==> run a <==
==> flow/design.v <==
module TMDS_Encoder (
    input  wire       PixelClk,
    output reg  [9:0] pDataOutRaw,    
    input  wire [7:0] pDataOut,       
    input  wire       pC0,
    input  wire       pC1,
    input  wire       pVde
);
localparam [9:0] kCtlTkn0 = 10'b1101010100;
localparam [9:0] kCtlTkn1 = 10'b0010101011;
localparam [9:0] kCtlTkn2 = 10'b0101010100;
localparam [9:0] kCtlTkn3 = 10'b1010101011;
function [3:0] sum_bits8;
    input [7:0] u;
    integer i;
    begin
        sum_bits8 = 4'd0;
        for (i = 0; i < 8; i = i + 1)
            sum_bits8 = sum_bits8 + {3'b000, u[i]};
    end
endfunction
reg  [7:0] pDataOut_1;
reg  [3:0] n1d_1;
reg        pC0_1, pC1_1, pVde_1;
reg  [8:0] q_m_2;
reg  [3:0] n1q_m_2, n0q_m_2;
reg        pC0_2, pC1_2, pVde_2;
reg  signed [4:0] cnt_t_3;
wire [8:0] q_m_xor_1, q_m_xnor_1, q_m_1;
wire [3:0] n1q_m_1;
always @(posedge PixelClk) begin
    pVde_1     <= pVde;
    n1d_1      <= sum_bits8(pDataOut);
    pDataOut_1 <= pDataOut;
    pC0_1      <= pC0;
    pC1_1      <= pC1;
end
assign q_m_xor_1[0]  = pDataOut_1[0];
assign q_m_xnor_1[0] = pDataOut_1[0];
genvar gi;
generate
    for (gi = 1; gi < 8; gi = gi + 1) begin : encode
        assign q_m_xor_1[gi]  = q_m_xor_1[gi-1] ^ pDataOut_1[gi];
        assign q_m_xnor_1[gi] = ~(q_m_xnor_1[gi-1] ^ pDataOut_1[gi]);
    end
endgenerate
assign q_m_xor_1[8]  = 1'b1;
assign q_m_xnor_1[8] = 1'b0;
assign q_m_1 = (n1d_1 > 4'd4 || (n1d_1 == 4'd4 && pDataOut_1[0] == 1'b0)) ?
               q_m_xnor_1 : q_m_xor_1;
assign n1q_m_1 = sum_bits8(q_m_1[7:0]);
always @(posedge PixelClk) begin
    n1q_m_2 <= n1q_m_1;
    n0q_m_2 <= 4'd8 - n1q_m_1;
    q_m_2   <= q_m_1;
    pC0_2   <= pC0_1;
    pC1_2   <= pC1_1;
    pVde_2  <= pVde_1;
end
wire cond_balanced_2     = (cnt_t_3 == 5'sd0) || (n1q_m_2 == 4'd4);
wire cond_not_balanced_2 = (cnt_t_3 > 5'sd0 && n1q_m_2 > 4'd4) ||
                           (cnt_t_3 < 5'sd0 && n1q_m_2 < 4'd4);
wire [9:0] control_token_2 = (!pC1_2 && !pC0_2) ? kCtlTkn0 :
                             (!pC1_2 &&  pC0_2) ? kCtlTkn1 :
                             ( pC1_2 && !pC0_2) ? kCtlTkn2 :
                                                  kCtlTkn3;
wire [9:0] q_out_2 =
    !pVde_2                            ? control_token_2 :
    (cond_balanced_2 && !q_m_2[8])     ? {~q_m_2[8], q_m_2[8], ~q_m_2[7:0]} :
    (cond_balanced_2 &&  q_m_2[8])     ? {~q_m_2[8], q_m_2[8],  q_m_2[7:0]} :
    cond_not_balanced_2                ? {1'b1,      q_m_2[8], ~q_m_2[7:0]} :
                                         {1'b0,      q_m_2[8],  q_m_2[7:0]};
wire signed [4:0] dc_bias_2 = $signed({1'b0, n0q_m_2}) - $signed({1'b0, n1q_m_2});
wire signed [4:0] cnt_t_2 =
    !pVde_2                        ? 5'sd0 :
    (cond_balanced_2 && !q_m_2[8]) ? cnt_t_3 + dc_bias_2 :
    (cond_balanced_2 &&  q_m_2[8]) ? cnt_t_3 - dc_bias_2 :
    cond_not_balanced_2            ? cnt_t_3 + $signed({3'b000,  q_m_2[8], 1'b0}) + dc_bias_2 :
                                     cnt_t_3 - $signed({3'b000, ~q_m_2[8], 1'b0}) - dc_bias_2;
always @(posedge PixelClk) begin
    cnt_t_3     <= cnt_t_2;
    pDataOutRaw <= q_out_2;    
end
endmodule
module rgb2dvi (
    input  wire        PixelClk,
    input  wire [23:0] vid_pData,
    input  wire        vid_pVDE,
    input  wire        vid_pHSync,
    input  wire        vid_pVSync,
    output wire [9:0]  pDataOutRaw0,    
    output wire [9:0]  pDataOutRaw1,    
    output wire [9:0]  pDataOutRaw2     
);
TMDS_Encoder DataEncoder0 (
    .PixelClk(PixelClk), .pDataOutRaw(pDataOutRaw0),
    .pDataOut(vid_pData[15:8]), .pC0(vid_pHSync), .pC1(vid_pVSync), .pVde(vid_pVDE));
TMDS_Encoder DataEncoder1 (
    .PixelClk(PixelClk), .pDataOutRaw(pDataOutRaw1),
    .pDataOut(vid_pData[7:0]), .pC0(1'b0), .pC1(1'b0), .pVde(vid_pVDE));
TMDS_Encoder DataEncoder2 (
    .PixelClk(PixelClk), .pDataOutRaw(pDataOutRaw2),
    .pDataOut(vid_pData[23:16]), .pC0(1'b0), .pC1(1'b0), .pVde(vid_pVDE));
endmodule
==> flow/run.sh <==
#!/bin/bash
# the make line also repeats each setting of config.mk as NAME=value (left out here)
make -C /OpenROAD-flow-scripts/flow DESIGN_CONFIG=/design/flow/config.mk WORK_HOME=/design/flow/orfs CLKGATE_MAP_FILE= finish
==> flow/config.mk <==
export PLATFORM = sky130hd
export DESIGN_NAME = rgb2dvi
export DESIGN_NICKNAME = rgb2dvi
export VERILOG_FILES = /design/flow/design.v
export SDC_FILE = /design/flow/constraint.sdc
export NUM_CORES = 4
export LEC_CHECK = 0
export CAP_MARGIN = 40
export CELL_PAD_IN_SITES_GLOBAL_PLACEMENT = 0
export CORE_ASPECT_RATIO = 1.25
export CORE_MARGIN = 2
export CORE_UTILIZATION = 72
export CTS_CLUSTER_DIAMETER = 287
export GPL_ROUTABILITY_DRIVEN = 1
export PLACE_DENSITY = 0.65
export SETUP_SLACK_MARGIN = 0.01
export SLEW_MARGIN = 35
==> flow/constraint.sdc <==
create_clock -name core_clock -period 3.42 [get_ports {PixelClk}]
set_input_delay 0.6840 -clock core_clock [delete_from_list [all_inputs] [get_ports {PixelClk}]]
set_output_delay 0.6840 -clock core_clock [all_outputs]
set_load 0.01 [all_outputs]
==> run b (differences from run a) <==
==> flow/config.mk (replaced) <==
export PLATFORM = sky130hd
export DESIGN_NAME = rgb2dvi
export DESIGN_NICKNAME = rgb2dvi
export VERILOG_FILES = /design/flow/design.v
export SDC_FILE = /design/flow/constraint.sdc
export NUM_CORES = 4
export LEC_CHECK = 0
export CAP_MARGIN = 20
export CORE_MARGIN = 2
export CORE_UTILIZATION = 68
export SETUP_SLACK_MARGIN = -0.19
export SLEW_MARGIN = 20
==> flow/constraint.sdc (replaced) <==
create_clock -name core_clock -period 3.18 [get_ports {PixelClk}]
set_input_delay 0.6360 -clock core_clock [delete_from_list [all_inputs] [get_ports {PixelClk}]]
set_output_delay 0.6360 -clock core_clock [all_outputs]
set_load 0.01 [all_outputs]
==> qor summary <==
Worst path arrival time: run a 4.22 ns; run b 4.10 ns
Total setup buffers inserted after CTS: run a 14; run b 2
P&R area growth vs syn: run a 26.0%; run b 23.3%
Post-detailed-route wirelength per cell: run a 25.7 um; run b 16.7 um
Met1 capacity usage during global routing: run a 0.401; run b 0.311
Vias in the first global route: run a 6253; run b 5591
Run status: run a finished with violations; run b finished with violations
Layout check failures: run a negative setup slack; run b negative setup slack
Total negative slack for setup checks: run a -3.17 ns; run b -3.99 ns
CP Data Required Time: run a 3.77 ns; run b 3.64 ns
Fraction of the core area occupied by cells at floorplan: run a 0.735; run b 0.705


==> branch yarrow <==
// rgb2dvi: RTL as listed in full above, without the edits since
Settings: LEC_CHECK=0, CAP_MARGIN=20, CORE_ASPECT_RATIO=0.87, CORE_MARGIN=9, CORE_UTILIZATION=53, CTS_CLUSTER_DIAMETER=171, GPL_TIMING_DRIVEN=0, MAX_ROUTING_LAYER=met4, MIN_ROUTING_LAYER=met2, SLEW_MARGIN=0, TNS_END_PERCENT=5; clock period 2.51 ns.
run.sh (not shown) runs the stock make flow with config.mk's settings and CLKGATE_MAP_FILE=.
==> inputs of branch violet, as changes to branch yarrow <==
Settings changed: ABC_AREA from default to 1, CORE_ASPECT_RATIO 0.87 to default, CORE_MARGIN 9 to 2, CORE_UTILIZATION 53 to 72, CTS_CLUSTER_DIAMETER 171 to default, GPL_TIMING_DRIVEN 0 to default, MAX_ROUTING_LAYER met4 to default, MIN_ROUTING_LAYER met2 to default, SLEW_MARGIN 0 to 20, TNS_END_PERCENT 5 to default.
==> flow/constraint.sdc (replaced) <==
create_clock -name core_clock -period 4.05 [get_ports {PixelClk}]
set_input_delay 0.8100 -clock core_clock [delete_from_list [all_inputs] [get_ports {PixelClk}]]
set_output_delay 0.8100 -clock core_clock [all_outputs]
set_load 0.01 [all_outputs]
==> summary of the runs <==
Branch yarrow finished with setup timing left. Branch violet produced a layout that fails on setup timing.
In branch violet the final cell count is higher than in branch yarrow, by about 13%.
Against branch violet, the first-iteration DRC count of branch yarrow is lower by 12%.
Of branch yarrow and branch violet, branch violet has the higher worst hold slack (gap 17 ps).


==> inputs of run P <==
Starts from the design.v that is shown in full above.
Settings: LEC_CHECK=0, CAP_MARGIN=20, CORE_ASPECT_RATIO=1.32, CORE_MARGIN=2, CORE_UTILIZATION=40, SLEW_MARGIN=20, TNS_END_PERCENT=5; clock period 4.0 ns.
==> run G (differences from run P) <==
- ABC_AREA: not set -> 1
- CORE_ASPECT_RATIO: 1.32 -> not set
- CORE_UTILIZATION: 40 -> 68
- TNS_END_PERCENT: 5 -> not set
==> flow/constraint.sdc (replaced) <==
create_clock -name core_clock -period 1.58 [get_ports {PixelClk}]
set_input_delay 0.3160 -clock core_clock [delete_from_list [all_inputs] [get_ports {PixelClk}]]
set_output_delay 0.3160 -clock core_clock [all_outputs]
set_load 0.01 [all_outputs]
==> results <==
Result of the run: run G aborted with a tool error; run P timing/DRC/antenna clean
Failing step: run G 4_1_cts; run P -
Register area share after synthesis: run G 34.9%; run P 36.8%
Placeable core region: run G 0.0110 sq mm; run P 0.0179 sq mm
Adder and majority cell fraction of the synthesized area: run G 23.4%; run P 24.6%
Tally of unique sky130hd cells used after synthesis: run G 33; run P 59
Post-Syn Area: run G 0.00775 sq mm; run P 0.00735 sq mm
Yosys Instances: run G 909; run P 722
Simple Share, Synth: run G 19.0%; run P 8.63%
FP Core Util: run G 70.5%; run P 41.1%
Area fraction in compound gates after synthesis: run G 8.06%; run P 8.94%
Chip Area, Yosys: run G 0.00775 sq mm; run P 0.00735 sq mm
Setup WS pre-CTS: run G -2.20 ns; run P 0.155 ns
Per-instance average area after synthesis: run G 8.52 sq um; run P 10.2 sq um
Net count entering floorplan: run G 1060; run P 873
HPWL Detailed: run G 18.7 mm; run P 11.0 mm
Count leader, synth: run G inv_1; run P dfxtp_1
Placement-stage cell area: run G 0.0102 sq mm; run P 0.00822 sq mm
Synthesized instance count: run G 909; run P 722
Chip Area: run G 0.0123 sq mm; run P 0.0195 sq mm
Horizontal die dimension: run G 111 um; run P 122 um
Cell count after placement: run G 1266; run P 1009
Mux cell area share: run G 0%; run P 0.988%
Area share of the leading cell type in the synthesized netlist: run G 34.9%; run P 36.8%
Global placer's final weighted congestion: run G 0.981; run P 0.838
